### design/flow/run.sh
#!/bin/bash
# the make line also repeats each setting of config.mk as NAME=value (left out here)
make -C /OpenROAD-flow-scripts/flow DESIGN_CONFIG=/design/flow/config.mk WORK_HOME=/design/flow/orfs CLKGATE_MAP_FILE= finish
### design/flow/config.mk
export PLATFORM = sky130hd
export DESIGN_NAME = execute
export DESIGN_NICKNAME = execute
export VERILOG_FILES = /design/flow/design.v
export SDC_FILE = /design/flow/constraint.sdc
export NUM_CORES = 4
export LEC_CHECK = 0
export CAP_MARGIN = 20
export CORE_MARGIN = 7
export CORE_UTILIZATION = 40
export GPL_TIMING_DRIVEN = 0
export MAX_ROUTING_LAYER = met4
export MIN_ROUTING_LAYER = met2
export SETUP_SLACK_MARGIN = 2.1
export SLEW_MARGIN = 20
### design/flow/constraint.sdc
create_clock -name core_clock -period 7.89 [get_ports {clk}]
set_input_delay 1.5780 -clock core_clock [delete_from_list [all_inputs] [get_ports {clk}]]
set_output_delay 1.5780 -clock core_clock [all_outputs]
set_load 0.01 [all_outputs]
### design/flow/design.v
localparam  [31: 0] NOP        = 32'h0000_0013;      
localparam  [ 6: 0] LUI     = 7'b0110111,         
                    JAL     = 7'b1101111,         
                    JALR    = 7'b1100111,         
                    BRANCH  = 7'b1100011,         
                    LOAD    = 7'b0000011,         
                    STORE   = 7'b0100011,         
                    ARITHI  = 7'b0010011,         
                    ARITHR  = 7'b0110011;         
localparam  [ 2: 0] BEQ     = 3'b000,
                    BNE     = 3'b001,
                    BLT     = 3'b100,
                    BGE     = 3'b101,
                    BLTU    = 3'b110,
                    BGEU    = 3'b111;
localparam  [ 2: 0] LB      = 3'b000,
                    LH      = 3'b001,
                    LW      = 3'b010,
                    LBU     = 3'b100,
                    LHU     = 3'b101;
localparam  [ 2: 0] SB      = 3'b000,
                    SH      = 3'b001,
                    SW      = 3'b010;
localparam  [ 2: 0] ADD     = 3'b000,     
                    SLL     = 3'b001,
                    SLT     = 3'b010,
                    SLTU    = 3'b011,
                    XOR     = 3'b100,
                    SR      = 3'b101,     
                    OR      = 3'b110,
                    AND     = 3'b111;
`timescale 1ns/1ps
module execute
#(
	parameter [31:0] RESET = 32'h0000_0000
)
(
	input clk,
	input reset,
	input  [31:0] reg_rdata1,
	input  [31:0] reg_rdata2,
	input  [31:0] execute_imm,
	input  [31:0] pc,
	input  [31:0] fetch_pc,
	input     	immediate_sel,
	input     	mem_write,
	input     	jal,
	input     	jalr,
	input     	lui,
	input     	alu,
	input     	branch,
	input     	arithsubtype,
	input     	mem_to_reg,
	input     	stall_read,
	input  [4:0]  dest_reg_sel,
	input  [2:0]  alu_op,
	input  [1:0]  dmem_raddr,
	input     	wb_branch_i,
	input     	wb_branch_nxt_i,
	output [31:0] alu_operand1,
	output [31:0] alu_operand2,
	output [31:0] write_address,
	output    	branch_stall,
	output reg [31:0] next_pc,
	output reg    	branch_taken,
	output [31:0] wb_result,
	output    	wb_mem_write,
	output    	wb_alu_to_reg,
	output [4:0]  wb_dest_reg_sel,
	output    	wb_branch,
	output    	wb_branch_nxt,
	output    	wb_mem_to_reg,
	output [1:0]  wb_read_address,
	output [2:0]  mem_alu_operation
);
localparam  [31: 0] NOP        = 32'h0000_0013;      
localparam  [ 6: 0] LUI     = 7'b0110111,         
                    JAL     = 7'b1101111,         
                    JALR    = 7'b1100111,         
                    BRANCH  = 7'b1100011,         
                    LOAD    = 7'b0000011,         
                    STORE   = 7'b0100011,         
                    ARITHI  = 7'b0010011,         
                    ARITHR  = 7'b0110011;         
localparam  [ 2: 0] BEQ     = 3'b000,
                    BNE     = 3'b001,
                    BLT     = 3'b100,
                    BGE     = 3'b101,
                    BLTU    = 3'b110,
                    BGEU    = 3'b111;
localparam  [ 2: 0] LB      = 3'b000,
                    LH      = 3'b001,
                    LW      = 3'b010,
                    LBU     = 3'b100,
                    LHU     = 3'b101;
localparam  [ 2: 0] SB      = 3'b000,
                    SH      = 3'b001,
                    SW      = 3'b010;
localparam  [ 2: 0] ADD     = 3'b000,     
                    SLL     = 3'b001,
                    SLT     = 3'b010,
                    SLTU    = 3'b011,
                    XOR     = 3'b100,
                    SR      = 3'b101,     
                    OR      = 3'b110,
                    AND     = 3'b111;
reg  [31:0] ex_result;
wire [32:0] ex_result_subs;
wire [32:0] ex_result_subu;
wire [31:0] ex_result_sra = $signed(alu_operand1) >>> alu_operand2[4:0];
assign alu_operand1 = reg_rdata1;
assign alu_operand2 = immediate_sel ? execute_imm : reg_rdata2;  
assign ex_result_subs =
	{alu_operand1[31], alu_operand1} -
	{alu_operand2[31], alu_operand2};
assign ex_result_subu = $unsigned(alu_operand1) - $unsigned(alu_operand2);
assign write_address = alu_operand1 + execute_imm;
assign branch_stall  = wb_branch_nxt_i || wb_branch_i;
always @(*) begin
	next_pc  	= fetch_pc + 4;
	branch_taken = !branch_stall;
	case (1'b1)
    	jal  : next_pc = pc + execute_imm;
    	jalr : next_pc = alu_operand1 + execute_imm;
    	branch: begin
        	case (alu_op)
            	BEQ:  begin
                	next_pc = (ex_result_subs == 0)
                          	? pc + execute_imm
                          	: fetch_pc + 4;
                	if (ex_result_subs != 0)
                    	branch_taken = 1'b0;
            	end
            	BNE:  begin
					next_pc = (ex_result_subs != 0)
                          	? pc + execute_imm
                          	: fetch_pc + 4;
					if (ex_result_subs == 0)
                    	branch_taken = 1'b0;
            	end
            	BLT:  begin
                	next_pc = ex_result_subs[32]
                          	? pc + execute_imm
                          	: fetch_pc + 4;
                	if (!ex_result_subs[32])
                    	branch_taken = 1'b0;
            	end
            	BGE:  begin
                	next_pc = !ex_result_subs[32]
                          	? pc + execute_imm
                          	: fetch_pc + 4;
                	if (ex_result_subs[32])
                    	branch_taken = 1'b0;
            	end
            	BLTU: begin
                	next_pc = ex_result_subu[32]
                          	? pc + execute_imm
                          	: fetch_pc + 4;
                	if (!ex_result_subu[32])
                    	branch_taken = 1'b0;
            	end
            	BGEU: begin
                	next_pc = !ex_result_subu[32]
                          	? pc + execute_imm
                          	: fetch_pc + 4;
                	if (ex_result_subu[32])
                    	branch_taken = 1'b0;
            	end
            	default: next_pc = fetch_pc;  
        	endcase
    	end
    	default: begin     	 
        	next_pc  	= fetch_pc + 4;
        	branch_taken = 1'b0;
    	end
	endcase
end
always @(*) begin
	case (1'b1)
    	mem_write: ex_result = alu_operand2;
    	jal,
    	jalr:  	ex_result = pc + 4;
    	lui:   	ex_result = execute_imm;
    	alu: begin
        	case (alu_op)
            	ADD : ex_result =
                  	arithsubtype
                  	? alu_operand1 - alu_operand2
                  	: alu_operand1 + alu_operand2;
            	SLL : ex_result = alu_operand1 << alu_operand2[4:0];  
            	SLT : ex_result = ex_result_subs[32];
				SLTU: ex_result = ($unsigned(alu_operand1) < $unsigned(alu_operand2)) ? 1 : 0;  
            	XOR : ex_result = alu_operand1 ^ alu_operand2;
            	SR  : ex_result =
                  	arithsubtype
                  	? ex_result_sra
                  	: alu_operand1 >> alu_operand2[4:0];
            	OR  : ex_result = alu_operand1 | alu_operand2;
            	AND : ex_result = alu_operand1 & alu_operand2;
            	default: ex_result = 'hx;
        	endcase
    	end
    	default: ex_result = 'hx;
	endcase
end
ex_mem_wb_reg u_ex_mem_wb (
	.clk        	(clk),
	.reset_n    	(reset),
	.stall_n    	(stall_read),
	.ex_result  	(ex_result),
	.mem_write  	(mem_write && !branch_stall),
	.alu_to_reg 	(alu | lui | jal |
                  	jalr | mem_to_reg),
	.dest_reg_sel   (dest_reg_sel),
	.branch_taken   (branch_taken),
	.mem_to_reg 	(mem_to_reg),
	.read_address   (dmem_raddr),
	.alu_operation  (alu_op),
	.ex_mem_result    	(wb_result),
	.ex_mem_mem_write 	(wb_mem_write),
	.ex_mem_alu_to_reg	(wb_alu_to_reg),
	.ex_mem_dest_reg_sel  (wb_dest_reg_sel),
	.ex_mem_branch    	(wb_branch),
	.ex_mem_branch_nxt	(wb_branch_nxt),
	.ex_mem_mem_to_reg	(wb_mem_to_reg),
	.ex_mem_read_address  (wb_read_address),
	.ex_mem_alu_operation (mem_alu_operation)
);
endmodule
module ex_mem_wb_reg (
	input     	clk,
	input     	reset_n,
	input     	stall_n,
	input  [31:0] ex_result,
	input     	mem_write,
	input     	alu_to_reg,
	input  [4:0]  dest_reg_sel,
	input     	branch_taken,
	input     	mem_to_reg,
	input  [1:0]  read_address,
	input  [2:0]  alu_operation,
	output reg [31:0] ex_mem_result,
	output reg    	ex_mem_mem_write,
	output reg    	ex_mem_alu_to_reg,
	output reg [4:0]  ex_mem_dest_reg_sel,
	output reg    	ex_mem_branch,
	output reg    	ex_mem_branch_nxt,
	output reg    	ex_mem_mem_to_reg,
	output reg [1:0]  ex_mem_read_address,
	output reg [2:0]  ex_mem_alu_operation
);
always @(posedge clk or negedge reset_n) begin
	if (!reset_n) begin
    	ex_mem_result     	<= 32'h0;
    	ex_mem_mem_write  	<= 1'b0;
    	ex_mem_alu_to_reg 	<= 1'b0;
    	ex_mem_dest_reg_sel   <= 5'h0;
    	ex_mem_branch     	<= 1'b0;
    	ex_mem_branch_nxt 	<= 1'b0;
    	ex_mem_mem_to_reg 	<= 1'b0;
    	ex_mem_read_address   <= 2'h0;
    	ex_mem_alu_operation  <= 3'h0;
	end
	else if (!stall_n) begin
    	ex_mem_result     	<= ex_result;
    	ex_mem_mem_write  	<= mem_write;
    	ex_mem_alu_to_reg 	<= alu_to_reg;
    	ex_mem_dest_reg_sel   <= dest_reg_sel;
    	ex_mem_branch     	<= branch_taken;
    	ex_mem_branch_nxt 	<= ex_mem_branch;   
    	ex_mem_mem_to_reg 	<= mem_to_reg;
    	ex_mem_read_address   <= read_address;
    	ex_mem_alu_operation  <= alu_operation;
	end
end
endmodule
==> changes_impl.md, run 1 <==
### Metrics

* Top Ports at 361
* Area reported by Yosys stat at 18000 um^2
* Chip width at 226 um
* Dominant cell type by area after synthesis: ha_1
* Adder share at 0.116
* Count leader, synth: a21oi_1
* Syn Inst Count at 2640
* FFs w/ async S/R, synth at 1.00
* Top cell area share at 0.112
* Gr usage total at 0.828
* Most common reg cell: dfrtp_1
* Chip area at 51100 um^2
* Cell row count at 77
* Gr ovfl total at 609
* Post-synthesis xor/xnor area fraction at 0.0667
* Yosys warnings at 2
* CTS Sinks at 47
* Core box area at 44300 um^2
* Hold Buf Count CTS at 0
* Distinct lib cells used at 103
* Mean Syn Cell Area at 6.81 um^2
* Total CTS buffers at 5
* Yosys cell count at 2640
* Synth flops at 47
* Compound-Gate Fraction of Synth Area at 0.363
* First error: [ERROR GRT-0116] Global routing finished with congestion. Check the congestion regions in the DRC Viewer.
* Seq/Total Area, Yosys at 0.0654
* # port buffers at 355
* Comb area leader: AND-OR/OR-AND gates
* Exit stage: global routing (5_1_grt)
* Mux area share at 0.0964
* Status: aborted with a tool error
* Gpl congestion at 1.50
* DP Wirelength at 99800 um
* Fp util at 0.406
* Die Y at 226 um
* Net count after synthesis at 2989
* Top cells, area: ha_1 (11%), a21oi_1 (8.1%), dfrtp_1 (6.5%), o21ai_0 (6.0%), nor2_1 (5.7%)
* Max Root-Sink Buffers at 2
* H-tree depth at 2
* Yosys simple share at 0.215
* Area of the mapped netlist at 18000 um^2
* Synth cell count leaders: a21oi_1 (292), nor2_1 (271), nand2_1 (230)
* Root Buffer: clkbuf_16
* Post-synth EDFFs at 0
## repair_timing
action | in CTS
cloned | 2
endpoints found under the hold margin | 0
resized | 789
setup endpoints to repair | 97
buffers inserted | 155
pin swaps | 113
## per-stage QoR
step                power (mW)  setup slack (ps)  area, um^2  setup TNS, ps  instances
CTS                       3.07              -308       25800          -5110       3753
detailed placement        2.51             -2940       22600         -81900       3588
floorplan                 1.51               567       18300              0       2640
global placement          2.50             -2900       22600         -81450       3587
## routing by layer
metal | overflow | global-route usage
met4 | 16 | 0.603
met5 | - | -
met1 | - | -
met3 | 574 | 0.954
met2 | 19 | 0.843
==> run 2: changes to the inputs <==
ABC_AREA = 1   (was default)
CORE_MARGIN = 2   (was 7)
CORE_UTILIZATION = 56   (was 40)
GPL_TIMING_DRIVEN = default   (was 0)
HOLD_SLACK_MARGIN = 0.3   (was default)
MIN_ROUTING_LAYER = default   (was met2)
SETUP_SLACK_MARGIN = 2.11   (was 2.1)
TNS_END_PERCENT = 5   (was default)
clock period = 7.12 ns   (was 7.89 ns; I/O delays follow)
==> changes_impl.md, run 2 <==
### Metrics

* Status: aborted with a tool error (unchanged)
* Exit stage: detailed routing (5_2_route) (was global routing (5_1_grt))
* First error: [ERROR DRT-0255] Maze Route cannot find path of net _0776_ in worker of routeBox ( 144900 96600 ) ( 189220 144900 ). (was [ERROR GRT-0116] Global routing finished with congestion. Check the congestion regions in the DRC Viewer.)
* Post-synth EDFFs at 0 (unchanged)
* Fp util at 0.570 (was 0.406)
* Cell row count at 67 (was 77)
* Root Buffer: clkbuf_16 (unchanged)
* Seq/Total Area, Yosys at 0.0612 (was 0.0654)
* CTS Sinks at 47 (unchanged)
* DP Worst Slack at -75.1 ps (was -2940 ps)
* Distinct lib cells used at 56 (was 103)
* Worst EP Category: output port
* Adder share at 0.109 (was 0.116)
* Chip area at 35800 um^2 (was 51100 um^2)
* DP Wirelength at 85100 um (was 99800 um)
* Gr ovfl total at 0
* Most common reg cell: dfrtp_1 (unchanged)
* Top cells, area: nand2_1 (22%), ha_1 (10%), o21ai_0 (10%), inv_1 (9.2%), a21oi_1 (6.4%) (was ha_1 (11%), a21oi_1 (8.1%), dfrtp_1 (6.5%), o21ai_0 (6.0%), nor2_1 (5.7%))
* Top Ports at 361 (unchanged)
* Dominant cell type by area after synthesis: nand2_1 (was ha_1)
* Area of the mapped netlist at 19200 um^2 (was 18000 um^2)
* Net count after synthesis at 3961 (was 2989)
* Compound-Gate Fraction of Synth Area at 0.255 (was 0.363)
* Area after DPL at 24100 um^2 (was 22600 um^2)
* Yosys cell count at 3612 (was 2640)
* Mux area share at 0.00313 (was 0.0964)
* Max Root-Sink Buffers at 2 (unchanged)
* Count leader, synth: nand2_1 (was a21oi_1)
* Die Y at 189 um (was 226 um)
* Syn Inst Count at 3612 (was 2640)
* Pin count of the biggest net entering global routing at 87
* # port buffers at 360 (was 355)
* Gpl congestion at 1.39 (was 1.50)
* FFs w/ async S/R, synth at 1.00 (unchanged)
* Gr usage total at 0.650
* Comb area leader: simple AND/OR/NAND/NOR gates (was AND-OR/OR-AND gates)
* Placed cells at 4408 (was 3588)
* Mean Syn Cell Area at 5.32 um^2 (was 6.81 um^2)
* Area reported by Yosys stat at 19200 um^2 (was 18000 um^2)
* First-pass GRT wire length at 170000 um
* Synth cell count leaders: nand2_1 (1101), inv_1 (473), o21ai_0 (394) (was a21oi_1 (292), nor2_1 (271), nand2_1 (230))
* Grt repair worst endpoint: next_pc[25]
* Vias in the first global route at 27900
* Chip width at 189 um (was 226 um)
* H-tree depth at 2 (unchanged)
* Top cell area share at 0.215 (was 0.112)
* Antenna violations before repair at 26
* Post-synthesis xor/xnor area fraction at 0.0497 (was 0.0667)
* Hold Buf Count CTS at 0 (unchanged)
* Yosys simple share at 0.374 (was 0.215)
* Yosys warnings at 2 (unchanged)
* Synth flops at 47 (unchanged)
* Core box area at 33700 um^2 (was 44300 um^2)
* Total CTS buffers at 5 (unchanged)
==> run 2: what timing repair did <==
item | in CTS | in global routing
pin swaps | 129 | 108
setup endpoints to repair | 78 | 96
resized | 426 | 216
buffers inserted | 49 | 18
cloned | 4 | 2
==> run 2: per-stage QoR <==
step	utilization	setup TNS, ps
after detailed placement	0.715	-533
after global routing	0.787	-7000
after floorplan	-	0
after CTS	0.760	0
after global placement	0.715	-153
==> run 2: routing by layer <==
| layer | GRT usage |
|---|---|
| met3 | 0.417 |
| met4 | 0.544 |
| met1 | 0.680 |
| met2 | 0.839 |
| met5 | - |
==> run 3: changes to the inputs <==
ABC_AREA = default   (was 1)
CORE_UTILIZATION = 26   (was 56)
GPL_ROUTABILITY_DRIVEN = 1   (was default)
HOLD_SLACK_MARGIN = default   (was 0.3)
PLACE_DENSITY_LB_ADDON = 0.14   (was default)
SETUP_SLACK_MARGIN = 1.52   (was 2.11)
TNS_END_PERCENT = default   (was 5)
clock period = 8.4 ns   (was 7.12 ns; I/O delays follow)
==> changes_impl.md, run 3 <==
### Metrics

* Status: complete, no violations (was aborted with a tool error)
* TritonCTS clock tree: built
* Worst Setup EP: next_pc[12]
* Leakage power total at 11.8 nW
* Routed WL per cell at 30.3 um
* Setup TNS at 0 ps
* Dominant cell type by area after synthesis: ha_1 (was nand2_1)
* Logic area at 17300 um^2
* Area reported by Yosys stat at 18000 um^2 (was 19200 um^2)
* Core box area at 68600 um^2 (was 33700 um^2)
* Placed cells at 4196 (was 4408)
* Critical-path maximum fanout at 7
* Reg2reg setup slack at 7480 ps
* Kind of cell adding the most delay to the critical path: AND-OR/OR-AND gates
* Vias per inst at 5.88
* WP data required at 6720 ps
* Bufs and invs on worst path at 9
* CTS Sinks at 47 (unchanged)
* Yosys warnings at 2 (unchanged)
* Final Setup Violations at 0
* Vias in the first global route at 24900 (was 27900)
* Post-Layout Cell Count at 4284
* Vias at 25200
* Post-synth EDFFs at 0 (unchanged)
* Synth flops at 47 (unchanged)
* Peak supply drop at 0.0719 mV
* Area growth from synthesis to layout at 56.4%
* Max-cap check violation count at 0
* Chip area at 71300 um^2 (was 35800 um^2)
* Psw at 1.65 mW
* FFs w/ async S/R, synth at 1.00 (unchanged)
* Die Y at 267 um (was 189 um)
* Yosys simple share at 0.215 (was 0.374)
* Total CTS buffers at 5 (unchanged)
* Gr usage total at 0.362 (was 0.650)
* Seq/Total Area, Yosys at 0.0654 (was 0.0612)
* Synth cell count leaders: a21oi_1 (292), nor2_1 (271), nand2_1 (230) (was nand2_1 (1101), inv_1 (473), o21ai_0 (394))
* Cell row count at 96 (was 67)
* Fp util at 0.262 (was 0.570)
* WP depth at 23
* Hold path start: u_ex_mem_wb.ex_mem_result[10]$_DFFE_PN0N_
* Top Ports at 361 (unchanged)
* H-tree depth at 2 (unchanged)
* Seq pwr share at 0.086
* Hold path endpoint: u_ex_mem_wb.ex_mem_result[10]$_DFFE_PN0N_
* Post-route DRC at 0
* Worst path max stage delay at 570 ps
* Worst Skew at 0.0342 ps
* Endpoint class of the critical path: output port
* Worst setup path startpoint: reg_rdata1[4]
* # port buffers at 360 (unchanged)
* Clock group at 0.263 mW
* Sw frac at 0.518
* Pwr Density at 113 nW/um^2
* Most common reg cell: dfrtp_1 (unchanged)
* Gpl congestion at 1.04 (was 1.39)
* Register area at 1180 um^2
* Maximum clock rate at 0.125 GHz
* Slowest CP cell: clkdlybuf4s50_1
* Worst path cell trace: clkdlybuf4s50_1 > inv_1 > ha_4 > nor2b_4 > a211oi_4 > o21ai_4 > buf_6 > a2111oi_4 > buf_4 > nor2_4 > buf_4 > a21oi_4 > o211ai_4 > nor4_4 > buf_6 > and3_4 > o211a_4 > buf_6 > buf_8 > o311a_1 > o21ai_2 > a22o_1 > buf_2
* Hold Path Depth at 2
* Count leader, synth: a21oi_1 (was nand2_1)
* Adder share at 0.116 (was 0.109)
* Yosys cell count at 2640 (was 3612)
* Sequential cell power at 0.275 mW
* DP Wirelength at 105000 um (was 85100 um)
* Pin count of the biggest net entering global routing at 58 (was 87)
* CP most frequent cell: buf_6
* Fin crit period at 8020 ps
* Slew margin rel. at 0.212
* Number of DRC markers in iteration 0 at 2631
* Overall power at 3.18 mW
* Post-synthesis xor/xnor area fraction at 0.0667 (was 0.0497)
* Antenna violations before repair at 2 (was 26)
* Fin. Hold Viols at 0
* Distinct lib cells used at 103 (was 56)
* WS Path Type: input port to output port
* Area of the mapped netlist at 18000 um^2 (was 19200 um^2)
* Top cells, area: ha_1 (11%), a21oi_1 (8.1%), dfrtp_1 (6.5%), o21ai_0 (6.0%), nor2_1 (5.7%) (was nand2_1 (22%), ha_1 (10%), o21ai_0 (10%), inv_1 (9.2%), a21oi_1 (6.4%))
* CP arrival at 6340 ps
* Combinational cell power at 2.64 mW
* Max-slew violation count at 0
* Root Buffer: clkbuf_16 (unchanged)
* Comb pwr share at 0.831
* Fill cells at 7149
* Max Root-Sink Buffers at 2 (unchanged)
* Clk network pwr share at 0.083
* Net count after synthesis at 2989 (was 3961)
* Clock-pin slew on the worst setup and hold paths at 80 ps
* First-pass GRT wire length at 181000 um (was 170000 um)
* DP Worst Slack at -691 ps (was -75.1 ps)
* Latency at later pin at 310 ps
* Worst setup margin at 385 ps
* TritonRoute pass-1 iters at 5
* Top cell area share at 0.112 (was 0.215)
* CP startpoint kind: input port
* Hold crit path type: register to register
* Hold Buf Count CTS at 0 (unchanged)
* Internal Power at 1.53 mW
* Fin crit share at 0.954
* Syn Inst Count at 2640 (was 3612)
* R2r endpoint: u_ex_mem_wb.ex_mem_result[11]$_DFFE_PN0N_
* Routed wire length at 130000 um
* Mux area share at 0.0964 (was 0.00313)
* Chip width at 267 um (was 189 um)
* Main power-consuming group: combinational logic
* Gr ovfl total at 0 (unchanged)
* Compound-Gate Fraction of Synth Area at 0.363 (was 0.255)
* Log Warnings at 94
* Fin util at 0.410
* Slew @ Worst Pin at 1180 ps
* R2R cell count at 1
* Mean Syn Cell Area at 6.81 um^2 (was 5.32 um^2)
* Comb area leader: AND-OR/OR-AND gates (was simple AND/OR/NAND/NOR gates)
* Unrepaired setup endpoints after global routing: true
* FF-to-FF Start: u_ex_mem_wb.ex_mem_result[11]$_DFFE_PN0N_
* Final nets at 3699
* DRT antenna net count at 0
run 3: cell type report:
class,count,area share
diodes,2,0.000178
clock buffers,6,0.00494
clock inverters,2,0.00138
inverters,133,0.0183
multi-input cells,2264,0.614
flip-flops and latches,47,0.0418
well taps,931,0.0414
repair buffers,899,0.278
run 3: through the flow:
stage	hold WS, ps	instance area (um^2)
2_1_floorplan	516	18300
3_5_place_dp	478	25600
6_report	499	28100
4_1_cts	498	27600
5_1_grt	511	28100
3_3_place_gp	477	25600
run 3: metal layers:
metal  GRT usage  share of wire  wire [um]  vias up
li1            -              -          -    11200
met1       0.456           0.42      54000    12400
met2       0.568           0.45      58200     1326
met3      0.0376          0.069       8950      278
met4       0.197          0.066       8540        0
met5           -              0          0        -
run 3: timing repair:
item                       CTS  global route
cloned                       1             0
pin swaps                  108            63
setup endpoints to repair   51            44
buffers inserted            57            20
gates resized              504            80
==> run 4: changes to the inputs <==
CORE_UTILIZATION = 64   (was 26)
CTS_CLUSTER_DIAMETER = 283   (was default)
CTS_CLUSTER_SIZE = 98   (was default)
GPL_ROUTABILITY_DRIVEN = default   (was 1)
MAX_ROUTING_LAYER = default   (was met4)
PLACE_DENSITY = 0.35   (was default)
PLACE_DENSITY_LB_ADDON = default   (was 0.14)
SETUP_SLACK_MARGIN = default   (was 1.52)
TNS_END_PERCENT = 15   (was default)
clock period = 7.52 ns   (was 8.4 ns; I/O delays follow)
==> changes_impl.md, run 4 <==
### Metrics

* Yosys simple share at 0.215 (unchanged)
* Area after DPL at 24300 um^2 (was 25600 um^2)
* Comb area leader: AND-OR/OR-AND gates (unchanged)
* Area of the mapped netlist at 18000 um^2 (unchanged)
* Net count after synthesis at 2989 (unchanged)
* Synth cell count leaders: a21oi_1 (292), nor2_1 (271), nand2_1 (230) (unchanged)
* Cell row count at 61 (was 96)
* Compound-Gate Fraction of Synth Area at 0.363 (unchanged)
* Post-synthesis xor/xnor area fraction at 0.0667 (unchanged)
* Gr usage total at 0.847
* Seq/Total Area, Yosys at 0.0654 (unchanged)
* Hold Buf Count CTS at 0 (unchanged)
* Status: aborted with a tool error (was complete, no violations)
* Chip width at 172 um (was 267 um)
* Mean Syn Cell Area at 6.81 um^2 (unchanged)
* Area reported by Yosys stat at 18000 um^2 (unchanged)
* Yosys cell count at 2640 (unchanged)
* Gpl congestion at 1.36 (was 1.04)
* Most common reg cell: dfrtp_1 (unchanged)
* Syn Inst Count at 2640 (unchanged)
* Mux area share at 0.0964 (unchanged)
* Core box area at 27700 um^2 (was 68600 um^2)
* DP Worst Slack at -995 ps (was -691 ps)
* Placed cells at 3589 (was 4196)
* Synth flops at 47 (unchanged)
* Total CTS buffers at 5 (unchanged)
* Top cells, area: ha_1 (11%), a21oi_1 (8.1%), dfrtp_1 (6.5%), o21ai_0 (6.0%), nor2_1 (5.7%) (unchanged)
* Dominant cell type by area after synthesis: ha_1 (unchanged)
* CTS Sinks at 47 (unchanged)
* # port buffers at 360 (unchanged)
* Chip area at 29500 um^2 (was 71300 um^2)
* Top cell area share at 0.112 (unchanged)
* Fp util at 0.649 (was 0.262)
* Gr ovfl total at 191
* Die Y at 172 um (was 267 um)
* Root Buffer: clkbuf_16 (unchanged)
* Adder share at 0.116 (unchanged)
* Yosys warnings at 2 (unchanged)
* Top Ports at 361 (unchanged)
* Count leader, synth: a21oi_1 (unchanged)
* Post-synth EDFFs at 0 (unchanged)
* First error: [ERROR GRT-0116] Global routing finished with congestion. Check the congestion regions in the DRC Viewer.
* Distinct lib cells used at 103 (unchanged)
* Exit stage: global routing (5_1_grt)
* DP Wirelength at 80700 um (was 105000 um)
* H-tree depth at 2 (unchanged)
* Max Root-Sink Buffers at 2 (unchanged)
* FFs w/ async S/R, synth at 1.00 (unchanged)
==> run 4: repair_timing <==
action	4_1_cts
endpoints found under the setup margin	34
buffers inserted	25
gates cloned	2
gates resized	246
pin swaps	53
endpoints found under the hold margin	0
==> run 4: metal layers <==
layer | global-route usage | overflow
met4 | 0.862 | 65
met2 | 0.968 | 99
met1 | 0.838 | 8
met5 | 0.569 | 1
met3 | 0.729 | 18
==> run 4: stage by stage <==
| stage | power, mW | setup TNS (ps) | hold slack, ps |
|---|---|---|---|
| global placement | 2.64 | -19720 | 467 |
| floorplan | 1.56 | 0 | 516 |
| detailed placement | 2.72 | -27120 | 489 |
| CTS | 3.12 | -42.6 | 510 |
==> run 5: changes to the inputs <==
ABC_AREA = 1   (was default)
CAP_MARGIN = 40   (was 20)
CELL_PAD_IN_SITES_DETAIL_PLACEMENT = 2   (was default)
CELL_PAD_IN_SITES_GLOBAL_PLACEMENT = 1   (was default)
CORE_MARGIN = 6   (was 2)
CORE_UTILIZATION = 29   (was 64)
CTS_CLUSTER_DIAMETER = 223   (was 283)
CTS_CLUSTER_SIZE = 42   (was 98)
GPL_ROUTABILITY_DRIVEN = 1   (was default)
GPL_TIMING_DRIVEN = 0   (was default)
MIN_ROUTING_LAYER = met2   (was default)
PLACE_DENSITY = default   (was 0.35)
PLACE_DENSITY_LB_ADDON = 0.23   (was default)
SETUP_SLACK_MARGIN = -0.63   (was default)
TNS_END_PERCENT = 20   (was 15)
clock period = 13.2 ns   (was 7.52 ns; I/O delays follow)
==> changes_impl.md, run 5 <==
### Metrics

* Setup Fix Bufs, Post-CTS at 0 (was 25)
* Synth cell count leaders: nand2_1 (1101), inv_1 (473), o21ai_0 (394) (was a21oi_1 (292), nor2_1 (271), nand2_1 (230))
* Top Ports at 361 (unchanged)
* Status: aborted with a tool error (unchanged)
* Comb area leader: simple AND/OR/NAND/NOR gates (was AND-OR/OR-AND gates)
* Adder share at 0.109 (was 0.116)
* Post-synth EDFFs at 0 (unchanged)
* Yosys warnings at 2 (unchanged)
* Top cell area share at 0.215 (was 0.112)
* Seq/Total Area, Yosys at 0.0612 (was 0.0654)
* Max Root-Sink Buffers at 2 (unchanged)
* Distinct lib cells used at 56 (was 103)
* First error: [ERROR GRT-0232] Routing congestion too high. Check the congestion heatmap in the GUI. (was [ERROR GRT-0116] Global routing finished with congestion. Check the congestion regions in the DRC Viewer.)
* Placed cells at 4838 (was 3589)
* Area after DPL at 24000 um^2 (was 24300 um^2)
* Fp util at 0.296 (was 0.649)
* Gr usage total at 0.740
* Yosys cell count at 3612 (was 2640)
* CTS Sinks at 47 (unchanged)
* Chip width at 269 um (was 172 um)
* Root Buffer: clkbuf_16 (unchanged)
* Compound-Gate Fraction of Synth Area at 0.255 (was 0.363)
* Post-synthesis xor/xnor area fraction at 0.0497 (was 0.0667)
* Cell row count at 93 (was 61)
* Most common reg cell: dfrtp_1 (unchanged)
* Gr ovfl total at 6
* # port buffers at 355 (was 360)
* Area reported by Yosys stat at 19200 um^2 (was 18000 um^2)
* Top cells, area: nand2_1 (22%), ha_1 (10%), o21ai_0 (10%), inv_1 (9.2%), a21oi_1 (6.4%) (was ha_1 (11%), a21oi_1 (8.1%), dfrtp_1 (6.5%), o21ai_0 (6.0%), nor2_1 (5.7%))
* Synth flops at 47 (unchanged)
* H-tree depth at 2 (unchanged)
* DP Wirelength at 142000 um (was 80700 um)
* Core box area at 64900 um^2 (was 27700 um^2)
* Dominant cell type by area after synthesis: nand2_1 (was ha_1)
* Area of the mapped netlist at 19200 um^2 (was 18000 um^2)
* Yosys simple share at 0.374 (was 0.215)
* Hold Buf Count CTS at 0 (unchanged)
* FFs w/ async S/R, synth at 1.00 (unchanged)
* Mean Syn Cell Area at 5.32 um^2 (was 6.81 um^2)
* Chip area at 72600 um^2 (was 29500 um^2)
* Mux area share at 0.00313 (was 0.0964)
* Gpl congestion at 1.19 (was 1.36)
* Syn Inst Count at 3612 (was 2640)
* Exit stage: global routing (5_1_grt) (unchanged)
* Net count after synthesis at 3961 (was 2989)
* Die Y at 269 um (was 172 um)
* Total CTS buffers at 5 (unchanged)
* Count leader, synth: nand2_1 (was a21oi_1)
* PostCTS Resize Cnt at 0 (was 246)
==> run 5: per-layer routing <==
layer / GRT usage / GRT overflow
met2: 0.778 / 0
met4: 0.581 / 0
met3: 0.817 / 5
met5: 0.555 / 1
met1: - / -
==> run 5: stage by stage <==
step	util	setup WS, ps
floorplan	-	4390
global placement	0.367	1090
CTS	0.373	1120
detailed placement	0.370	1150
==> run 6: changes to the inputs <==
ABC_AREA = default   (was 1)
CAP_MARGIN = 20   (was 40)
CELL_PAD_IN_SITES_DETAIL_PLACEMENT = default   (was 2)
CELL_PAD_IN_SITES_GLOBAL_PLACEMENT = 0   (was 1)
CORE_ASPECT_RATIO = 0.5   (was default)
CORE_MARGIN = 2   (was 6)
CORE_UTILIZATION = 40   (was 29)
CTS_CLUSTER_DIAMETER = 154   (was 223)
CTS_CLUSTER_SIZE = 56   (was 42)
GPL_ROUTABILITY_DRIVEN = default   (was 1)
GPL_TIMING_DRIVEN = default   (was 0)
MIN_ROUTING_LAYER = default   (was met2)
PLACE_DENSITY_LB_ADDON = 0.29   (was 0.23)
SETUP_SLACK_MARGIN = -0.36   (was -0.63)
TNS_END_PERCENT = 100   (was 20)
clock period = 12.0 ns   (was 13.2 ns; I/O delays follow)
==> changes_impl.md, run 6 <==
### Metrics

* Worst path cell trace: buf_2 > buf_4 > mux2i_1 > ha_1 > nor4_1 > nor2_1 > nand3_1 > nor4b_1 > nand4_1 > nor4_1 > o2111ai_1 > nor4_1 > nand4_1 > o211a_4 > or3_1 > a31oi_1 > o22a_1 > clkdlybuf4s50_1
* Routed WL per cell at 28.4 um
* Max-slew violation count at 0
* Reg2reg setup slack at 11150 ps
* Fin crit period at 11650 ps
* Unrepaired setup endpoints after global routing: false
* Root Buffer: clkbuf_16 (unchanged)
* Sw frac at 0.538
* Antenna violations before repair at 4
* CP arrival at 9250 ps
* Top cell area share at 0.112 (was 0.215)
* Syn Inst Count at 2640 (was 3612)
* Post-synth EDFFs at 0 (unchanged)
* Routed wire length at 99600 um
* Critical-path maximum fanout at 22
* Bufs and invs on worst path at 3
* Vias in the first global route at 21900
* Area growth from synthesis to layout at 24.6%
* Post-route DRC at 0
* Internal Power at 0.837 mW
* Status: complete, no violations (was aborted with a tool error)
* Mux area share at 0.0964 (was 0.00313)
* Combinational cell power at 1.45 mW
* Top Ports at 361 (unchanged)
* Yosys simple share at 0.215 (was 0.374)
* Worst Skew at 1.47 ps
* Most used routing layer: met2
* Sequential cell power at 0.189 mW
* Endpoint class of the critical path: output port
* WP data required at 9600 ps
* Log Warnings at 91
* Seq/Total Area, Yosys at 0.0654 (was 0.0612)
* Comb pwr share at 0.799
* Synth flops at 47 (unchanged)
* Gr ovfl total at 0
* Psw at 0.975 mW
* Clock-pin slew on the worst setup and hold paths at 80 ps
* Vias at 23800
* Yosys cell count at 2640 (was 3612)
* PostCTS Resize Cnt at 0 (unchanged)
* Overall power at 1.81 mW
* Met2 Use GR at 0.584
* Seq pwr share at 0.104
* Slew margin rel. at 0.273
* # port buffers at 360 (was 355)
* First-pass GRT wire length at 144000 um
* Maximum clock rate at 0.0858 GHz
* R2r endpoint: u_ex_mem_wb.ex_mem_result[30]$_DFFE_PN0N_
* Max Root-Sink Buffers at 2 (unchanged)
* Register area at 1180 um^2
* Fin. Hold Viols at 0
* Fp util at 0.409 (was 0.296)
* Fin crit share at 0.971
* Clock group at 0.175 mW
* Most common reg cell: dfrtp_1 (unchanged)
* Die Y at 154 um (was 269 um)
* Max-cap check violation count at 0
* WS Path Type: input port to output port
* Worst path max stage delay at 730 ps
* Synth cell count leaders: a21oi_1 (292), nor2_1 (271), nand2_1 (230) (was nand2_1 (1101), inv_1 (473), o21ai_0 (394))
* CP startpoint kind: input port
* Gr usage total at 0.405
* Cell row count at 54 (was 93)
* Mean Syn Cell Area at 6.81 um^2 (was 5.32 um^2)
* Hold path start: u_ex_mem_wb.ex_mem_result[6]$_DFFE_PN0N_
* Logic area at 15500 um^2
* Hold crit path type: register to register
* TritonCTS clock tree: built
* R2R cell count at 3
* Slew @ Worst Pin at 1090 ps
* Setup Fix Bufs, Post-CTS at 0 (unchanged)
* Dominant cell type by area after synthesis: ha_1 (was nand2_1)
* Pin count of the biggest net entering global routing at 80
* WP depth at 18
* Slowest CP cell: nor4_1
* FFs w/ async S/R, synth at 1.00 (unchanged)
* FF-to-FF Start: u_ex_mem_wb.ex_mem_result[30]$_DFFE_PN0N_
* Yosys warnings at 2 (unchanged)
* Compound-Gate Fraction of Synth Area at 0.363 (was 0.255)
* Worst Setup EP: next_pc[21]
* Global Route met1 Usage at 0.548
* Number of DRC markers in iteration 0 at 4003
* Adder share at 0.116 (was 0.109)
* Peak supply drop at 0.0583 mV
* GR Layer Usage met3 at 0.147
* H-tree depth at 2 (unchanged)
* Worst setup path startpoint: immediate_sel
* Hold path endpoint: u_ex_mem_wb.ex_mem_result[6]$_DFFE_PN0N_
* TritonRoute pass-1 iters at 10
* Clk network pwr share at 0.096
* Leakage power total at 9.15 nW
* CTS Sinks at 47 (unchanged)
* Vias per inst at 6.81
* Comb area leader: AND-OR/OR-AND gates (was simple AND/OR/NAND/NOR gates)
* Latency at later pin at 310 ps
* Final Setup Violations at 0
* Fill cells at 4449
* Net count after synthesis at 2989 (was 3961)
* Area of the mapped netlist at 18000 um^2 (was 19200 um^2)
* Hold Path Depth at 2
* Final nets at 3259
* Setup TNS at 0 ps
* Main power-consuming group: combinational logic
* Post-synthesis xor/xnor area fraction at 0.0667 (was 0.0497)
* Gpl congestion at 1.09 (was 1.19)
* Core box area at 44000 um^2 (was 64900 um^2)
* Hold Buf Count CTS at 0 (unchanged)
* Kind of cell adding the most delay to the critical path: simple AND/OR/NAND/NOR gates
* Pwr Density at 80.9 nW/um^2
* DP Wirelength at 77900 um (was 142000 um)
* Chip area at 46800 um^2 (was 72600 um^2)
* CP most frequent cell: nor4_1
* Chip width at 304 um (was 269 um)
* Count leader, synth: a21oi_1 (was nand2_1)
* Distinct lib cells used at 103 (was 56)
* Top cells, area: ha_1 (11%), a21oi_1 (8.1%), dfrtp_1 (6.5%), o21ai_0 (6.0%), nor2_1 (5.7%) (was nand2_1 (22%), ha_1 (10%), o21ai_0 (10%), inv_1 (9.2%), a21oi_1 (6.4%))
* Fin util at 0.509
* Area reported by Yosys stat at 18000 um^2 (was 19200 um^2)
* DRT antenna net count at 0
* Total CTS buffers at 5 (unchanged)
[run 6: cell type report]
class                           instances  share of cell area
Multi-Input combinational cell       2264               0.692
Timing Repair Buffer                  459               0.192
Sequential cell                        47              0.0525
Tap cell                              588              0.0328
Inverter                              133              0.0223
Clock buffer                            5             0.00559
Clock inverter                          3             0.00207
Antenna cell                            3            0.000335
[run 6: per-stage QoR]
stage / hold WS (ps) / cells / cell area [um^2] / worst slack [ps]
after floorplan: 516 / 2640 / 18000 / 1880
after global placement: 470 / 3491 / 22200 / 740
after detailed placement: 471 / 3491 / 22200 / 740
after CTS: 489 / 3499 / 22400 / 729
after global routing: 511 / 3501 / 22400 / 219
final: 491 / 3502 / 22400 / 349
[run 6: routing by layer]
layer / share of wire / vias up
met5: 0.00010 / -
met4: 0.050 / 2
met3: 0.16 / 360
met2: 0.40 / 1985
met1: 0.40 / 11200
li1: - / 10300
==> run 7: changes to the inputs <==
CELL_PAD_IN_SITES_GLOBAL_PLACEMENT = default   (was 0)
CORE_ASPECT_RATIO = default   (was 0.5)
CTS_CLUSTER_DIAMETER = default   (was 154)
CTS_CLUSTER_SIZE = default   (was 56)
PLACE_DENSITY_LB_ADDON = default   (was 0.29)
SETUP_SLACK_MARGIN = default   (was -0.36)
TNS_END_PERCENT = default   (was 100)
clock period = 19.1 ns   (was 12.0 ns; I/O delays follow)
==> changes_impl.md, run 7 <==
### Metrics

* # port buffers at 360 (unchanged)
* Compound-Gate Fraction of Synth Area at 0.363 (unchanged)
* Unrepaired setup endpoints after global routing: false (unchanged)
* Dominant cell type by area after synthesis: ha_1 (unchanged)
* Mean Syn Cell Area at 6.81 um^2 (unchanged)
* Hold Path Depth at 2 (unchanged)
* Final nets at 3233 (was 3259)
* Gr usage total at 0.447 (was 0.405)
* CTS Sinks at 47 (unchanged)
* Count leader, synth: a21oi_1 (unchanged)
* H-tree depth at 2 (unchanged)
* Chip area at 46700 um^2 (was 46800 um^2)
* Fin. Hold Viols at 0 (unchanged)
* Synth cell count leaders: a21oi_1 (292), nor2_1 (271), nand2_1 (230) (unchanged)
* Worst path max stage delay at 650 ps (was 730 ps)
* Internal Power at 0.518 mW (was 0.837 mW)
* Gpl congestion at 1.05 (was 1.09)
* Yosys simple share at 0.215 (unchanged)
* DRT antenna net count at 0 (unchanged)
* Vias in the first global route at 22600 (was 21900)
* Hold path endpoint: u_ex_mem_wb.ex_mem_result[3]$_DFFE_PN0N_ (was u_ex_mem_wb.ex_mem_result[6]$_DFFE_PN0N_)
* Setup Fix Bufs, Post-CTS at 0 (unchanged)
* Synth flops at 47 (unchanged)
* Comb pwr share at 0.799 (about the same)
* Slew margin rel. at 0.203 (was 0.273)
* Combinational cell power at 0.910 mW (was 1.45 mW)
* Log Warnings at 91 (unchanged)
* Hold crit path type: register to register (unchanged)
* Area growth from synthesis to layout at 23.5% (was 24.6%)
* Max-slew violation count at 0 (unchanged)
* Most common reg cell: dfrtp_1 (unchanged)
* Fill cells at 4466 (was 4449)
* Post-synth EDFFs at 0 (unchanged)
* Area of the mapped netlist at 18000 um^2 (unchanged)
* R2r endpoint: u_ex_mem_wb.ex_mem_result[11]$_DFFE_PN0N_ (was u_ex_mem_wb.ex_mem_result[30]$_DFFE_PN0N_)
* Reg2reg setup slack at 18180 ps (was 11150 ps)
* Sequential cell power at 0.119 mW (was 0.189 mW)
* FFs w/ async S/R, synth at 1.00 (unchanged)
* Hold Buf Count CTS at 0 (unchanged)
* Top Ports at 361 (unchanged)
* WP data required at 15280 ps (was 9600 ps)
* Seq/Total Area, Yosys at 0.0654 (unchanged)
* Chip width at 216 um (was 304 um)
* Die Y at 216 um (was 154 um)
* R2R cell count at 1 (was 3)
* Fin crit period at 15250 ps
* Slew @ Worst Pin at 1180 ps (was 1090 ps)
* DP Wirelength at 86600 um (was 77900 um)
* Root Buffer: clkbuf_16 (unchanged)
* Worst Skew at 0.0354 ps (was 1.47 ps)
* FF-to-FF Start: u_ex_mem_wb.ex_mem_result[11]$_DFFE_PN0N_ (was u_ex_mem_wb.ex_mem_result[30]$_DFFE_PN0N_)
* WP depth at 20 (was 18)
* Routed WL per cell at 31.1 um (was 28.4 um)
* Clk network pwr share at 0.097 (was 0.096)
* Hold path start: u_ex_mem_wb.ex_mem_result[3]$_DFFE_PN0N_ (was u_ex_mem_wb.ex_mem_result[6]$_DFFE_PN0N_)
* Seq pwr share at 0.104 (about the same)
* Distinct lib cells used at 103 (unchanged)
* Bufs and invs on worst path at 5 (was 3)
* Area reported by Yosys stat at 18000 um^2 (unchanged)
* First-pass GRT wire length at 155000 um (was 144000 um)
* WS Path Type: input port to output port (unchanged)
* Comb area leader: AND-OR/OR-AND gates (unchanged)
* Pin count of the biggest net entering global routing at 69 (was 80)
* Top cell area share at 0.112 (unchanged)
* CP arrival at 11430 ps (was 9250 ps)
* Mux area share at 0.0964 (unchanged)
* Status: complete, no violations (unchanged)
* Peak supply drop at 0.0351 mV (was 0.0583 mV)
* Vias per inst at 6.85 (was 6.81)
* Gr ovfl total at 0 (unchanged)
* Yosys warnings at 2 (unchanged)
* Top cells, area: ha_1 (11%), a21oi_1 (8.1%), dfrtp_1 (6.5%), o21ai_0 (6.0%), nor2_1 (5.7%) (unchanged)
* Number of DRC markers in iteration 0 at 3074 (was 4003)
* Post-synthesis xor/xnor area fraction at 0.0667 (unchanged)
* Fin util at 0.501 (was 0.509)
* Worst setup path startpoint: immediate_sel (unchanged)
* Fp util at 0.406 (was 0.409)
* Fin area at 22200 um^2 (was 22400 um^2)
* Adder share at 0.116 (unchanged)
* TritonRoute pass-1 iters at 9 (was 10)
* Fin crit share at 0.798 (was 0.971)
* Kind of cell adding the most delay to the critical path: AND-OR/OR-AND gates (was simple AND/OR/NAND/NOR gates)
* Slowest CP cell: clkdlybuf4s50_1 (was nor4_1)
* Total CTS buffers at 5 (unchanged)
* Clock-pin slew on the worst setup and hold paths at 70 ps (was 80 ps)
* Net count after synthesis at 2989 (unchanged)
* CP most frequent cell: buf_4 (was nor4_1)
* Cell row count at 77 (was 54)
* Main power-consuming group: combinational logic (unchanged)
* Leakage power total at 9.02 nW (was 9.15 nW)
* Vias at 23900 (was 23800)
* Post-route DRC at 0 (unchanged)
* Endpoint class of the critical path: output port (unchanged)
* Max Root-Sink Buffers at 2 (unchanged)
* Setup TNS at 0 ps (unchanged)
* Routed wire length at 108000 um (was 99600 um)
* Clock group at 0.110 mW (was 0.175 mW)
* Psw at 0.621 mW (was 0.975 mW)
* Core box area at 44300 um^2 (was 44000 um^2)
* Maximum clock rate at 0.0656 GHz
* Final Setup Violations at 0 (unchanged)
* Max-cap check violation count at 0 (unchanged)
* Worst path cell trace: buf_2 > buf_4 > mux2i_4 > buf_4 > inv_2 > ha_1 > fa_1 > o21bai_2 > a211oi_4 > o211ai_1 > a211o_1 > nor4bb_1 > nand4_1 > nor4_1 > and4b_1 > mux2_2 > o21ai_2 > nand2_1 > o31ai_1 > clkdlybuf4s50_1 (was buf_2 > buf_4 > mux2i_1 > ha_1 > nor4_1 > nor2_1 > nand3_1 > nor4b_1 > nand4_1 > nor4_1 > o2111ai_1 > nor4_1 > nand4_1 > o211a_4 > or3_1 > a31oi_1 > o22a_1 > clkdlybuf4s50_1)
* Pwr Density at 51.3 nW/um^2 (was 80.9 nW/um^2)
* CP startpoint kind: input port (unchanged)
* Area after DPL at 22000 um^2 (was 22200 um^2)
* Latency at later pin at 310 ps (about the same)
* Final Hold Slack at 501 ps (was 491 ps)
* Worst Setup EP: next_pc[16] (was next_pc[21])
* TritonCTS clock tree: built (unchanged)
* Critical-path maximum fanout at 48 (was 22)
* Syn Inst Count at 2640 (unchanged)
* PostCTS Resize Cnt at 0 (unchanged)
* Antenna violations before repair at 13 (was 4)
* Yosys cell count at 2640 (unchanged)
* Sw frac at 0.546 (was 0.538)
## run 7: metrics by stage
stage          cells  worst slack [ps]  power, mW
6_report        3482              3850       1.14
5_1_grt         3477              3630       1.18
4_1_cts         3477              4000       1.11
3_5_place_dp    3469              4050      0.993
3_3_place_gp    3469              4080      0.992
2_1_floorplan   2640              6140      0.611
## run 7: layout make-up
| cell class | instances | area [um^2] | area share |
|---|---|---|---|
| Multi-Input combinational cell | 2264 | 15500 | 0.698 |
| Timing Repair Buffer | 433 | 4110 | 0.185 |
| Sequential cell | 47 | 1180 | 0.0530 |
| Tap cell | 592 | 741 | 0.0334 |
| Inverter | 133 | 499 | 0.0225 |
| Clock buffer | 5 | 125 | 0.00564 |
| Clock inverter | 3 | 46.3 | 0.00208 |
| Antenna cell | 5 | 12.5 | 0.000564 |
## run 7: routing by layer
| metal | global-route usage | share of wire | up-vias | routed length [um] |
|---|---|---|---|---|
| li1 | - | - | 10300 | - |
| met1 | 0.539 | 0.36 | 11400 | 39300 |
| met2 | 0.698 | 0.43 | 1791 | 46700 |
| met3 | 0.106 | 0.12 | 391 | 12600 |
| met4 | 0.314 | 0.088 | 14 | 9560 |
| met5 | 0 | 0.00086 | - | 93 |
==> run 8: changes to the inputs <==
ABC_AREA = 1   (was default)
CELL_PAD_IN_SITES_DETAIL_PLACEMENT = 1   (was default)
CORE_ASPECT_RATIO = 0.51   (was default)
CORE_MARGIN = 6   (was 2)
CORE_UTILIZATION = 24   (was 40)
CTS_CLUSTER_SIZE = 35   (was default)
MIN_ROUTING_LAYER = met2   (was default)
TNS_END_PERCENT = 90   (was default)
clock period = 10.7 ns   (was 19.1 ns; I/O delays follow)
==> changes_impl.md, run 8 <==
### Metrics

* Fp util at 0.245 (was 0.406)
* Mean Syn Cell Area at 5.32 um^2 (was 6.81 um^2)
* Syn Inst Count at 3612 (was 2640)
* CTS Sinks at 47 (unchanged)
* DP Worst Slack at 918 ps (was 4050 ps)
* Chip width at 408 um (was 216 um)
* Yosys simple share at 0.374 (was 0.215)
* Hold Buf Count CTS at 0 (unchanged)
* First error: [ERROR GRT-0116] Global routing finished with congestion. Check the congestion regions in the DRC Viewer.
* Synth flops at 47 (unchanged)
* Count leader, synth: nand2_1 (was a21oi_1)
* PostCTS Resize Cnt at 0 (unchanged)
* Adder share at 0.109 (was 0.116)
* Net count after synthesis at 3961 (was 2989)
* Core box area at 78600 um^2 (was 44300 um^2)
* Seq/Total Area, Yosys at 0.0612 (was 0.0654)
* Distinct lib cells used at 56 (was 103)
* Chip area at 87400 um^2 (was 46700 um^2)
* Top Ports at 361 (unchanged)
* Status: aborted with a tool error (was complete, no violations)
* FFs w/ async S/R, synth at 1.00 (unchanged)
* DP Wirelength at 144000 um (was 86600 um)
* Gpl congestion at 1.23 (was 1.05)
* Yosys warnings at 2 (unchanged)
* H-tree depth at 2 (unchanged)
* Setup Fix Bufs, Post-CTS at 0 (unchanged)
* Total CTS buffers at 5 (unchanged)
* Most common reg cell: dfrtp_1 (unchanged)
* Top cell area share at 0.215 (was 0.112)
* Gr ovfl total at 1578
* Cell row count at 73 (was 77)
* Die Y at 214 um (was 216 um)
* Area reported by Yosys stat at 19200 um^2 (was 18000 um^2)
* Max Root-Sink Buffers at 2 (unchanged)
* Top cells, area: nand2_1 (22%), ha_1 (10%), o21ai_0 (10%), inv_1 (9.2%), a21oi_1 (6.4%) (was ha_1 (11%), a21oi_1 (8.1%), dfrtp_1 (6.5%), o21ai_0 (6.0%), nor2_1 (5.7%))
* Post-synthesis xor/xnor area fraction at 0.0497 (was 0.0667)
* Gr usage total at 0.749
* Compound-Gate Fraction of Synth Area at 0.255 (was 0.363)
* # port buffers at 360 (unchanged)
* Area of the mapped netlist at 19200 um^2 (was 18000 um^2)
* Root Buffer: clkbuf_16 (unchanged)
* Comb area leader: simple AND/OR/NAND/NOR gates (was AND-OR/OR-AND gates)
* Exit stage: global routing (5_1_grt)
* Mux area share at 0.00313 (was 0.0964)
* Synth cell count leaders: nand2_1 (1101), inv_1 (473), o21ai_0 (394) (was a21oi_1 (292), nor2_1 (271), nand2_1 (230))
* Area after DPL at 24400 um^2 (was 22000 um^2)
* Post-synth EDFFs at 0 (unchanged)
* Yosys cell count at 3612 (was 2640)
* Dominant cell type by area after synthesis: nand2_1 (was ha_1)
[run 8: stage by stage]
stage | cells | util | hold WS, ps
4_1_cts | 4992 | 0.313 | 482
3_5_place_dp | 4984 | 0.311 | 465
3_3_place_gp | 4984 | 0.311 | 463
2_1_floorplan | 3612 | - | 514
[run 8: layer usage]
layer | GRT usage | overflow
met4 | 0.419 | 12
met2 | 0.747 | 24
met3 | 0.953 | 1367
met1 | - | -
met5 | 0.826 | 175
==> run 9: changes to the inputs <==
ABC_AREA = default   (was 1)
CELL_PAD_IN_SITES_DETAIL_PLACEMENT = default   (was 1)
CORE_ASPECT_RATIO = default   (was 0.51)
CORE_MARGIN = 2   (was 6)
CORE_UTILIZATION = 52   (was 24)
CTS_CLUSTER_SIZE = default   (was 35)
MIN_ROUTING_LAYER = default   (was met2)
TNS_END_PERCENT = default   (was 90)
clock period = 10.3 ns   (was 10.7 ns; I/O delays follow)
==> changes_impl.md, run 9 <==
### Metrics

* Status: failed layout checks (was aborted with a tool error)
* Layout check faults: negative setup slack
* Vias in the first global route at 23100
* Sw frac at 0.537
* Critical-path maximum fanout at 13
* Area reported by Yosys stat at 18000 um^2 (was 19200 um^2)
* Main power-consuming group: combinational logic
* Yosys simple share at 0.215 (was 0.374)
* Global Route met1 Usage at 0.644
* Mux area share at 0.0964 (was 0.00313)
* Distinct lib cells used at 103 (was 56)
* GR Layer Usage met3 at 0.263
* Chip area at 36100 um^2 (was 87400 um^2)
* Latency at later pin at 300 ps
* Pwr Density at 95.2 nW/um^2
* Worst setup margin at -39.9 ps
* Hold path start: u_ex_mem_wb.ex_mem_result[20]$_DFFE_PN0N_
* Top cells, area: ha_1 (11%), a21oi_1 (8.1%), dfrtp_1 (6.5%), o21ai_0 (6.0%), nor2_1 (5.7%) (was nand2_1 (22%), ha_1 (10%), o21ai_0 (10%), inv_1 (9.2%), a21oi_1 (6.4%))
* Total CTS buffers at 5 (unchanged)
* Fin util at 0.661
* Gr ovfl total at 0
* Internal Power at 0.998 mW
* WS Path Type: input port to output port
* Fin crit share at 1.00
* TritonRoute pass-1 iters at 10
* Sequential cell power at 0.224 mW
* Comb pwr share at 0.805
* DP Wirelength at 79100 um (was 144000 um)
* DRT antenna net count at 0
* Fin area at 22600 um^2
* Top cell area share at 0.112 (was 0.215)
* Core box area at 34300 um^2 (was 78600 um^2)
* Final nets at 3304
* Count leader, synth: a21oi_1 (was nand2_1)
* Post-synth EDFFs at 0 (unchanged)
* Top Ports at 361 (unchanged)
* Adder share at 0.116 (was 0.109)
* R2r endpoint: u_ex_mem_wb.ex_mem_result[7]$_DFFE_PN0N_
* Synth flops at 47 (unchanged)
* Compound-Gate Fraction of Synth Area at 0.363 (was 0.255)
* Fp util at 0.524 (was 0.245)
* Worst path max stage delay at 750 ps
* Die Y at 190 um (was 214 um)
* Gpl congestion at 1.21 (was 1.23)
* Endpoint class of the critical path: output port
* CP startpoint kind: input port
* Reg2reg setup slack at 9360 ps
* H-tree depth at 2 (unchanged)
* # port buffers at 360 (unchanged)
* Max-cap check violation count at 0
* Pin count of the biggest net entering global routing at 80
* Clock-pin slew on the worst setup and hold paths at 80 ps
* DP Worst Slack at 241 ps (was 918 ps)
* Worst Skew at 9.96 ps
* Maximum clock rate at 0.0967 GHz
* Area after DPL at 22400 um^2 (was 24400 um^2)
* Placed cells at 3403 (was 4984)
* Hold crit path type: register to register
* Fin crit period at 10340 ps
* Clk network pwr share at 0.091
* Area of the mapped netlist at 18000 um^2 (was 19200 um^2)
* Log Warnings at 93
* Mean Syn Cell Area at 6.81 um^2 (was 5.32 um^2)
* Slew margin rel. at 0.218
* Final Hold Slack at 493 ps
* Chip width at 190 um (was 408 um)
* Net count after synthesis at 2989 (was 3961)
* WP depth at 17
* Comb area leader: AND-OR/OR-AND gates (was simple AND/OR/NAND/NOR gates)
* Slowest CP cell: nor4_1
* Fin. Hold Viols at 0
* Peak supply drop at 0.0871 mV
* FF-to-FF Start: u_ex_mem_wb.ex_mem_result[7]$_DFFE_PN0N_
* Gr usage total at 0.527
* CP arrival at 8280 ps
* Bufs and invs on worst path at 4
* Yosys warnings at 2 (unchanged)
* Worst setup path startpoint: execute_imm[14]
* Most used routing layer: met2
* Max-slew violation count at 0
* Kind of cell adding the most delay to the critical path: buffers and inverters
* Post-route DRC at 0
* Seq pwr share at 0.104
* Cell row count at 68 (was 73)
* CTS Sinks at 47 (unchanged)
* First-pass GRT wire length at 144000 um
* Synth cell count leaders: a21oi_1 (292), nor2_1 (271), nand2_1 (230) (was nand2_1 (1101), inv_1 (473), o21ai_0 (394))
* Post-synthesis xor/xnor area fraction at 0.0667 (was 0.0497)
* Leakage power total at 9.37 nW
* Clock group at 0.196 mW
* Routed WL per cell at 29.2 um
* Vias per inst at 7.32
* Syn Inst Count at 2640 (was 3612)
* Overall power at 2.16 mW
* Antenna violations before repair at 5
* Vias at 25000
* Number of DRC markers in iteration 0 at 4814
* Met2 Use GR at 0.732
* Dominant cell type by area after synthesis: ha_1 (was nand2_1)
* Area growth from synthesis to layout at 26.0%
* Seq/Total Area, Yosys at 0.0654 (was 0.0612)
* Final Setup Violations at 1
* Psw at 1.16 mW
* Worst path cell trace: clkdlybuf4s50_1 > mux2i_1 > ha_1 > buf_4 > or4_4 > nor3_2 > o21ai_2 > a21o_1 > a21boi_0 > mux2i_1 > nor4_1 > mux2_2 > o21ai_2 > buf_4 > o211a_1 > a211oi_1 > clkdlybuf4s50_1
* Yosys cell count at 2640 (was 3612)
* Max Root-Sink Buffers at 2 (unchanged)
* WP data required at 8240 ps
* FFs w/ async S/R, synth at 1.00 (unchanged)
* Post-Layout Cell Count at 3413
* Hold Path Depth at 2
* Root Buffer: clkbuf_16 (unchanged)
* Slew @ Worst Pin at 1170 ps
* Setup TNS at -39.9 ps
* TritonCTS clock tree: built
* Combinational cell power at 1.74 mW
* Most common reg cell: dfrtp_1 (unchanged)
* Hold path endpoint: u_ex_mem_wb.ex_mem_result[20]$_DFFE_PN0N_
* R2R cell count at 2
* Routed wire length at 99800 um
* Worst Setup EP: next_pc[11]
[run 9: cell type report]
type	count	area (um^2)
Fill cell	3013	11600
Clock inverter	3	46.3
Clock buffer	5	125
Multi-Input combinational cell	2264	15500
Inverter	133	499
Sequential cell	47	1180
Timing Repair Buffer	504	4690
Antenna cell	2	5.00
Tap cell	455	569
[run 9: metal layers]
layer  vias up  part of all wire
li1      10400                 -
met2      2623              0.38
met5         -           0.00025
met3       696              0.19
met4         4             0.086
met1     11200              0.34
[run 9: timing repair]
item	in CTS	in global routing
gates resized	0	9
hold buffers	0	0
endpoints found under the setup margin	0	17
setup buffers	0	0
==> run 10: changes to the inputs <==
CORE_UTILIZATION = 57   (was 52)
HOLD_SLACK_MARGIN = 0.29   (was default)
SETUP_SLACK_MARGIN = -0.84   (was default)
clock period = 11.0 ns   (was 10.3 ns; I/O delays follow)
==> changes_impl.md, run 10 <==
### Metrics

* FF-to-FF Start: u_ex_mem_wb.ex_mem_result[7]$_DFFE_PN0N_ (unchanged)
* WP data required at 8800 ps (was 8240 ps)
* Core box area at 31300 um^2 (was 34300 um^2)
* Fin. Hold Viols at 0 (unchanged)
* Chip width at 182 um (was 190 um)
* Pwr Density at 90.9 nW/um^2 (was 95.2 nW/um^2)
* Clock group at 0.209 mW (was 0.196 mW)
* Dominant cell type by area after synthesis: ha_1 (unchanged)
* Latency at later pin at 300 ps (about the same)
* Area reported by Yosys stat at 18000 um^2 (unchanged)
* Post-synth EDFFs at 0 (unchanged)
* Leakage power total at 9.17 nW (was 9.37 nW)
* Layout check faults: negative setup slack (unchanged)
* FFs w/ async S/R, synth at 1.00 (unchanged)
* Worst setup path startpoint: immediate_sel (was execute_imm[14])
* Synth flops at 47 (unchanged)
* TritonRoute pass-1 iters at 17 (was 10)
* Fp util at 0.574 (was 0.524)
* Max Root-Sink Buffers at 2 (unchanged)
* Worst Skew at 12.2 ps (was 9.96 ps)
* Max-slew violation count at 0 (unchanged)
* Post-route DRC at 0 (unchanged)
* First-pass GRT wire length at 143000 um (was 144000 um)
* Fin crit share at 1.01 (was 1.00)
* Log Warnings at 93 (unchanged)
* R2R cell count at 2 (unchanged)
* DP Wirelength at 75700 um (was 79100 um)
* Clock-pin slew on the worst setup and hold paths at 70 ps (was 80 ps)
* Synth cell count leaders: a21oi_1 (292), nor2_1 (271), nand2_1 (230) (unchanged)
* Final Setup Violations at 6 (was 1)
* Slowest CP cell: nor4_1 (unchanged)
* Vias in the first global route at 23000 (was 23100)
* Adder share at 0.116 (unchanged)
* Number of DRC markers in iteration 0 at 5889 (was 4814)
* Slew margin rel. at 0.155 (was 0.218)
* Distinct lib cells used at 103 (unchanged)
* Overall power at 2.02 mW (was 2.16 mW)
* CP arrival at 8900 ps (was 8280 ps)
* Seq pwr share at 0.106 (was 0.104)
* Yosys simple share at 0.215 (unchanged)
* Mux area share at 0.0964 (unchanged)
* Clk network pwr share at 0.104 (was 0.091)
* Syn Inst Count at 2640 (unchanged)
* Area of the mapped netlist at 18000 um^2 (unchanged)
* Vias at 25100 (was 25000)
* Count leader, synth: a21oi_1 (unchanged)
* Max-cap check violation count at 0 (unchanged)
* Chip area at 33000 um^2 (was 36100 um^2)
* Critical-path maximum fanout at 17 (was 13)
* Total CTS buffers at 5 (unchanged)
* Combinational cell power at 1.60 mW (was 1.74 mW)
* Bufs and invs on worst path at 5 (was 4)
* R2r endpoint: u_ex_mem_wb.ex_mem_result[7]$_DFFE_PN0N_ (unchanged)
* H-tree depth at 2 (unchanged)
* Maximum clock rate at 0.0901 GHz
* Slew @ Worst Pin at 1270 ps (was 1170 ps)
* Reg2reg setup slack at 9960 ps (was 9360 ps)
* Internal Power at 0.937 mW (was 0.998 mW)
* Yosys cell count at 2640 (unchanged)
* Sequential cell power at 0.213 mW (was 0.224 mW)
* Hold path endpoint: u_ex_mem_wb.ex_mem_result[6]$_DFFE_PN0N_ (was u_ex_mem_wb.ex_mem_result[20]$_DFFE_PN0N_)
* Area growth from synthesis to layout at 23.5% (was 26.0%)
* Worst Setup EP: next_pc[31] (was next_pc[11])
* Fin area at 22200 um^2 (was 22600 um^2)
* Setup Fix Bufs, Post-CTS at 0 (unchanged)
* Root Buffer: clkbuf_16 (unchanged)
* Kind of cell adding the most delay to the critical path: simple AND/OR/NAND/NOR gates (was buffers and inverters)
* # port buffers at 360 (unchanged)
* PostCTS Resize Cnt at 0 (unchanged)
* Comb pwr share at 0.791 (was 0.805)
* DRT antenna net count at 0 (unchanged)
* Top cell area share at 0.112 (unchanged)
* WP depth at 20 (was 17)
* Antenna violations before repair at 9 (was 5)
* Worst path cell trace: buf_2 > buf_4 > mux2i_1 > ha_1 > buf_4 > nor4_1 > nor2_1 > nand3_1 > nor4b_1 > nand4_1 > nor4_1 > o2111ai_1 > nor4_1 > buf_4 > and3_4 > o211a_4 > nor2_2 > a221o_1 > a221o_1 > clkdlybuf4s50_1 (was clkdlybuf4s50_1 > mux2i_1 > ha_1 > buf_4 > or4_4 > nor3_2 > o21ai_2 > a21o_1 > a21boi_0 > mux2i_1 > nor4_1 > mux2_2 > o21ai_2 > buf_4 > o211a_1 > a211oi_1 > clkdlybuf4s50_1)
* Seq/Total Area, Yosys at 0.0654 (unchanged)
* Main power-consuming group: combinational logic (unchanged)
* Gr usage total at 0.570 (was 0.527)
* Peak supply drop at 0.0860 mV (was 0.0871 mV)
* Top Ports at 361 (unchanged)
* TritonCTS clock tree: built (unchanged)
* Hold Path Depth at 2 (unchanged)
* Sw frac at 0.536 (was 0.537)
* Mean Syn Cell Area at 6.81 um^2 (unchanged)
* Die Y at 182 um (was 190 um)
* Pin count of the biggest net entering global routing at 80 (unchanged)
* Most common reg cell: dfrtp_1 (unchanged)
* Post-synthesis xor/xnor area fraction at 0.0667 (unchanged)
* CTS Sinks at 47 (unchanged)
* Comb area leader: AND-OR/OR-AND gates (unchanged)
* Psw at 1.08 mW (was 1.16 mW)
* Hold Buf Count CTS at 0 (unchanged)
* CP startpoint kind: input port (unchanged)
* Area after DPL at 22000 um^2 (was 22400 um^2)
* Yosys warnings at 2 (unchanged)
* Endpoint class of the critical path: output port (unchanged)
* Routed WL per cell at 29.7 um (was 29.2 um)
* Status: failed layout checks (unchanged)
* Cell row count at 65 (was 68)
* Hold crit path type: register to register (unchanged)
* Fin crit period at 11100 ps
* Vias per inst at 7.57 (was 7.32)
* Worst setup margin at -102 ps (was -39.9 ps)
* Hold path start: u_ex_mem_wb.ex_mem_result[6]$_DFFE_PN0N_ (was u_ex_mem_wb.ex_mem_result[20]$_DFFE_PN0N_)
* WS Path Type: input port to output port (unchanged)
* Gpl congestion at 1.26 (was 1.21)
* Net count after synthesis at 2989 (unchanged)
* Compound-Gate Fraction of Synth Area at 0.363 (unchanged)
* Top cells, area: ha_1 (11%), a21oi_1 (8.1%), dfrtp_1 (6.5%), o21ai_0 (6.0%), nor2_1 (5.7%) (unchanged)
* Worst path max stage delay at 660 ps (was 750 ps)
* Routed wire length at 98500 um (was 99800 um)
* Final nets at 3260 (was 3304)
* Gr ovfl total at 0 (unchanged)
==> run 10: final cells by class <==
| class | count | area [um^2] |
|---|---|---|
| repair buffers | 460 | 4320 |
| clock buffers | 5 | 125 |
| clock inverters | 3 | 71.3 |
| flip-flops and latches | 47 | 1180 |
| multi-input cells | 2264 | 15500 |
| diodes | 6 | 15.0 |
| well taps | 402 | 503 |
| inverters | 133 | 499 |
| fillers | 2565 | 9100 |
==> run 10: per-stage QoR <==
step / hold slack (ps) / setup WS [ps] / utilization / std cells / setup TNS (ps)
2_1_floorplan: 516 / 1280 / - / 2640 / 0
3_3_place_gp: 467 / 373 / 0.702 / 3305 / 0
3_5_place_dp: 478 / 388 / 0.702 / 3305 / 0
4_1_cts: 494 / 326 / 0.708 / 3313 / 0
5_1_grt: 518 / -238 / 0.709 / 3318 / -1960
6_report: 497 / -102 / 0.709 / 3320 / -227
==> run 10: routing by layer <==
layer / GRT usage / vias to the layer above / part of all wire
met5: 0 / - / 0.00076
met3: 0.272 / 804 / 0.19
met1: 0.700 / 11200 / 0.33
met2: 0.777 / 2752 / 0.37
li1: - / 10400 / -
met4: 0.400 / 6 / 0.10
No activity file was given, so power comes from the tool's default toggle rates.
